Setup of run A:
// synch_fifo
module synch_fifo #(
    parameter   FIFO_WIDTH = 32,                       
    parameter   FIFO_DEPTH = 16,                       
    parameter   FIFO_PTR = 4                           
) (
    input       clk,                                   
    input       rst_n,                                 
    input       fifo_wren,                             
    input       fifo_rden,                             
    input       [FIFO_WIDTH-1:0] fifo_wrdata,          
    output reg  [FIFO_WIDTH-1:0] fifo_rddata,          
    output      fifo_full,                             
    output      fifo_empty,                            
    output      [FIFO_PTR:0] fifo_room_avail,          
    output      [FIFO_PTR:0] fifo_data_avail           
);
Size: roughly 3,100 cells after synthesis, ~80 I/O pins, ~27,000 um2 of cells after synthesis.
Settings: LEC_CHECK=0, ABC_AREA=1, CAP_MARGIN=0, CORE_MARGIN=2, CORE_UTILIZATION=72, CTS_CLUSTER_SIZE=10, PLACE_DENSITY=0.41, SETUP_SLACK_MARGIN=0.65, SLEW_MARGIN=20; clock period 2.75 ns.
run.sh (not shown) runs the stock make flow with config.mk's settings and CLKGATE_MAP_FILE=.
Tool error ODB-0269 stopped run A during global routing (5_1_grt); no final results.
Input-level comparison between run B and run A:
# run A
export LEC_CHECK = 0
export ABC_AREA = 1
export CAP_MARGIN = 0
export CORE_MARGIN = 2
export CORE_UTILIZATION = 72
export CTS_CLUSTER_SIZE = 10
export PLACE_DENSITY = 0.41
export SETUP_SLACK_MARGIN = 0.65
export SLEW_MARGIN = 20
create_clock -name core_clock -period 2.75 [get_ports {clk}]
# run B
export LEC_CHECK = 0
export CAP_MARGIN = 5
export CORE_MARGIN = 2
export CORE_UTILIZATION = 72
export CTS_CLUSTER_DIAMETER = 96
export CTS_CLUSTER_SIZE = 15
export HOLD_SLACK_MARGIN = -0.09
export SETUP_SLACK_MARGIN = 0.42
export SLEW_MARGIN = 20
create_clock -name core_clock -period 2.76 [get_ports {clk}]
Findings:
Compared with run A, clock buffer count from CTS in run B decreased by more than a quarter. Cmp run A and run B / area of the die / higher: run B. Run B closes out successfully: all stages finished, all timing, DRC and antenna checks passed. Looking at area after synthesis across both flows, run B is the weaker of the two, with run A ahead. ~same parity-gate share of the synthesized area counting xor and xnor cells in run A and run B. Of run A and run B, run A shows the lower chip area from the yosys synthesis statistics, with run B above it. Unique cell type count in the Yosys netlist ends up lower on run A.
Input-level comparison between run C and run B:
# run B
export LEC_CHECK = 0
export CAP_MARGIN = 5
export CORE_MARGIN = 2
export CORE_UTILIZATION = 72
export CTS_CLUSTER_DIAMETER = 96
export CTS_CLUSTER_SIZE = 15
export HOLD_SLACK_MARGIN = -0.09
export SETUP_SLACK_MARGIN = 0.42
export SLEW_MARGIN = 20
create_clock -name core_clock -period 2.76 [get_ports {clk}]
# run C
export LEC_CHECK = 0
export CAP_MARGIN = 20
export CORE_MARGIN = 2
export CORE_UTILIZATION = 19
export SLEW_MARGIN = 20
create_clock -name core_clock -period 4.95 [get_ports {clk}]
Notes after the runs:
- Going from run B to run C, net switching power of the design fell about 50%; number of instances resized during post-cts repair fell 76; instance count after placement with tap cells included rose 1,346; final-layout worst hold slack about even.
- Summary: with run B as the reference, routability congestion estimate in run C moved down by more than 10%.
- Relative to run B, the floorplan die width of run C is higher by about 90%.
- Run B reports its worst setup path endpoint as mem[3][12] while run C reports fifo_empty.
- Cmp run C and run B / setup slack of the critical path after layout / lower: run B
- A class of the most critical setup path of flop to flop is what run B shows, while flop to output port belongs to run C.
- Highest routed metal layer: met4 -> run B, met5 -> run C
- Post-layout total power, run C and run B, lower one = run C.
- Changes observed in run C relative to run B: multi-input gate share of total cell area went down 1.4 points; non-clock buffering overhead in the final layout went down 5.8 points.
- Comparing run C and run B, clock network power share is lower on run B.
Input-level comparison between run D and run C:
# run C
export LEC_CHECK = 0
export CAP_MARGIN = 20
export CORE_MARGIN = 2
export CORE_UTILIZATION = 19
export SLEW_MARGIN = 20
create_clock -name core_clock -period 4.95 [get_ports {clk}]
# run D
export LEC_CHECK = 0
export CAP_MARGIN = 20
export CORE_MARGIN = 2
export CORE_UTILIZATION = 56
export SLEW_MARGIN = 20
create_clock -name core_clock -period 5.22 [get_ports {clk}]
## What came out
Looking at the reports, run C completed the entire flow and the layout it produced met the timing, DRC and antenna checks.
No stage failed in run D, and the final checks on the layout all came back clean.
On cell area reported after detailed placement, the higher figure sits with run C, not run D.
The cell count in run D is 0.67 times that in run C.
Total internal power delta for run D relative to run C: about 9% lower
Re number of non-clock buffers: run D and run C aren't equal, and the lower value belongs to run D.
On x dimension of the die, the higher figure sits with run C, not run D.
Here is what was changed in the inputs of run E compared with run D.
# run D
export LEC_CHECK = 0
export CAP_MARGIN = 20
export CORE_MARGIN = 2
export CORE_UTILIZATION = 56
export SLEW_MARGIN = 20
create_clock -name core_clock -period 5.22 [get_ports {clk}]
# run E
export LEC_CHECK = 0
export CAP_MARGIN = 20
export CORE_MARGIN = 2
export CORE_UTILIZATION = 72
export CTS_CLUSTER_DIAMETER = 27
export CTS_CLUSTER_SIZE = 15
export HOLD_SLACK_MARGIN = -0.09
export PLACE_DENSITY = 0.37
export SETUP_SLACK_MARGIN = 0.42
export SLEW_MARGIN = 20
create_clock -name core_clock -period 2.75 [get_ports {clk}]
[summary]
Count of H-tree levels built during CTS, run E and run D, higher one = run E.
[compare] base=run D new=run E: core footprint now sits lower, xor and xnor area share after synthesis held steady, chip height has decreased, synthesized area level.
Looking at routability congestion estimate from global placement, run E sits above run D.
Overall die area delta (run E − run D): favourable
Run E and run D: one clean run, run D; the rest did not finish clean.
For run E, the flow was terminated by a tool error in global routing (5_1_grt) and produced no final design.
For the initial core utilization, run E came in 17 points higher than run D did.
| quantity of gates resized following cts | lower: run D |
Between run D and run E, the flow reports sum of net half-perimeters after detailed placement increasing by a little under 10%.
Setup changes, run E to run F
# run E
export LEC_CHECK = 0
export CAP_MARGIN = 20
export CORE_MARGIN = 2
export CORE_UTILIZATION = 72
export CTS_CLUSTER_DIAMETER = 27
export CTS_CLUSTER_SIZE = 15
export HOLD_SLACK_MARGIN = -0.09
export PLACE_DENSITY = 0.37
export SETUP_SLACK_MARGIN = 0.42
export SLEW_MARGIN = 20
create_clock -name core_clock -period 2.75 [get_ports {clk}]
# run F
export LEC_CHECK = 0
export ABC_AREA = 1
export CAP_MARGIN = 20
export CORE_MARGIN = 2
export CORE_UTILIZATION = 68
export SLEW_MARGIN = 20
create_clock -name core_clock -period 7.16 [get_ports {clk}]
Notes after the runs:
Having completed the whole flow, run F delivered a layout that passed the timing, DRC and antenna checks.
Diff run E -> run F | post-detailed-placement cell area | decrease of 5.1%
Relative to run E, AND-OR/OR-AND share of the synthesized area increased by 0.58 points in run F.
Area fraction in full adders, half adders and majority gates: run E vs run F, no meaningful difference
In the flow results for run E and run F, the number of standard-cell rows in the floorplan is smaller on run E.
Delta (run F minus run E): number of library cell types mapped by synthesis -58%; post-synthesis cell count from yosys +1,203; initial core utilization -3.9 points.
The basic-gate share of the synthesized area counting and, or, nand and nor cells in run F was higher than what run E gave.
Diff run E -> run F: synthesized area lost about 2.5%; die footprint picked up an extra 3.2%.
Power and IR drop assume default switching activity.
